==> inputs of fjord <==
==> flow/design.v (excerpt) <==
module ws2812_top(input clk, input reset, input spi_valid, input spi_data, output led);
	parameter NUM_LEDS = 32;
	localparam NUM_BITS = NUM_LEDS*24;
	reg switch;
	wire q1,q2;
	reg[12:0] writeCount;
	wire read;	
	wire write ;		   	   
	wire empty1, empty2;
	reg justSwitched;
	bit_fifo #(.DEPTH(NUM_BITS)) fifo1(
		.clk(clk),
		.reset(reset),
		.din(spi_data),
		.wr_en(spi_valid & ~switch & write),
		.rd_en(read & switch),
		.q(q1),
		.empty(empty1),
		.full()
	);	   
	bit_fifo #(.DEPTH(NUM_BITS)) fifo2(
		.clk(clk),
		.reset(reset),
		.din(spi_data),
		.wr_en(spi_valid & switch & write),
		.rd_en(read & ~switch),
		.q(q2),
		.empty(empty2),
		.full()
	);		  
	wire readData;
	assign readData = switch ? q1 : q2;
	wire empty;
	assign empty = switch ? empty1 : empty2;
	wire ledFinished;  
	wire readDriver;
	assign read = readDriver | justSwitched;
	ledDriver ledDriver_inst(
		.clk(clk),
		.reset(reset),
		.led(led),
		.data(readData),   
		.lastBit(empty),
		.start(justSwitched),
		.finish(ledFinished),
		.read(readDriver)				  
	);
	reg ledRealFinished;
	reg firstRun;
	always @(posedge clk) begin
		if (reset) begin
			firstRun <= 1;		 
			ledRealFinished <= 1;
		end else begin
			if (justSwitched) begin
				firstRun <= 0;				
			end
			if (ledFinished)
				ledRealFinished <= 1;
			else if (justSwitched)
				ledRealFinished <= 0;
		end
	end
	reg spiFinished;
	reg seenSwitch;
	assign write = ~spiFinished | (seenSwitch!=switch);	
	wire spiRealFinished;
	assign spiRealFinished = spiFinished & (seenSwitch==switch);
	always @(posedge clk) begin
		if (reset) begin 
			writeCount <= 0;
			spiFinished <= 0;
			seenSwitch <= 0;
		end else if (spi_valid) begin
			if (writeCount==NUM_BITS-1) begin   
				if (seenSwitch!=switch) begin
					writeCount <= 1;  
					spiFinished <= 0;
				end else begin
					spiFinished <= 1;
				end
			end else begin
				writeCount <= writeCount + 1;
				spiFinished <= 0;		 
				seenSwitch <= switch;
			end
		end
	end			 
	always @(posedge clk) begin
		if (reset) begin
			switch <= 0;			  
			justSwitched <= 0;
		end else begin	
			if ((firstRun | ledRealFinished) & spiRealFinished) begin
				switch <= ~switch;
  ...
export LEC_CHECK = 0
export CAP_MARGIN = 20
export CORE_MARGIN = 2
export CORE_UTILIZATION = 70
export GPL_ROUTABILITY_DRIVEN = 1
export PLACE_DENSITY = 0.6
export SLEW_MARGIN = 20
create_clock -name core_clock -period 7.69 [get_ports {clk}]
run.sh (not shown) runs the stock make flow with config.mk's settings and CLKGATE_MAP_FILE=.
==> tundra: changes against fjord <==
ABC_AREA = 1   (was unset)
CAP_MARGIN = 25   (was 20)
CELL_PAD_IN_SITES_DETAIL_PLACEMENT = 0   (was unset)
CORE_UTILIZATION = 45   (was 70)
CTS_CLUSTER_DIAMETER = 290   (was unset)
GPL_ROUTABILITY_DRIVEN = unset   (was 1)
GPL_TIMING_DRIVEN = 1   (was unset)
SLEW_MARGIN = 0   (was 20)
==> flow/constraint.sdc (replaced) <==
create_clock -name core_clock -period 9.57 [get_ports {clk}]
set_input_delay 1.9140 -clock core_clock [delete_from_list [all_inputs] [get_ports {clk}]]
set_output_delay 1.9140 -clock core_clock [all_outputs]
set_load 0.01 [all_outputs]
==> maple: changes against fjord <==
CORE_UTILIZATION = 72   (was 70)
CTS_CLUSTER_SIZE = 72   (was unset)
PLACE_DENSITY = unset   (was 0.6)
PLACE_DENSITY_LB_ADDON = 0.0   (was unset)
SETUP_SLACK_MARGIN = 2.15   (was unset)
TNS_END_PERCENT = 5   (was unset)
==> flow/constraint.sdc (replaced) <==
create_clock -name core_clock -period 7.51 [get_ports {clk}]
set_input_delay 1.5020 -clock core_clock [delete_from_list [all_inputs] [get_ports {clk}]]
set_output_delay 1.5020 -clock core_clock [all_outputs]
set_load 0.01 [all_outputs]
==> summary of the runs <==
- In fjord the global-route usage is lower than in maple, by 0.072 points.
- In fjord the sequential share of layout area is higher than in maple, by 0.090 points.
- In fjord the worst setup slack is worse than in maple, by 0.048 ns.
- Of maple and fjord, maple has the higher worst hold slack (gap 0.0038 ns).
==> figures <==
	maple	fjord	tundra
Number of antenna repair diodes	0	0	1
Relative contribution of combinational cells to total power	1.3%	1.4%	3.5%
Final-layout non-clock buffer area share	1.43%	1.36%	1.66%
Grt met1 use	52.7%	50.9%	33.2%
Detailed Route WL	176000 um	179000 um	202000 um
Switching power summed over all nets	3.55 mW	3.51 mW	3.18 mW
Core Rows	115	117	150
Run status	timing/DRC/antenna clean	timing/DRC/antenna clean	timing/DRC/antenna clean
Synth Area in Compound Gates	3.08%	3.08%	5.05%
Worst-case vdd ir drop	0.000225 V	0.000213 V	0.000150 V
Power and IR drop assume default switching activity.
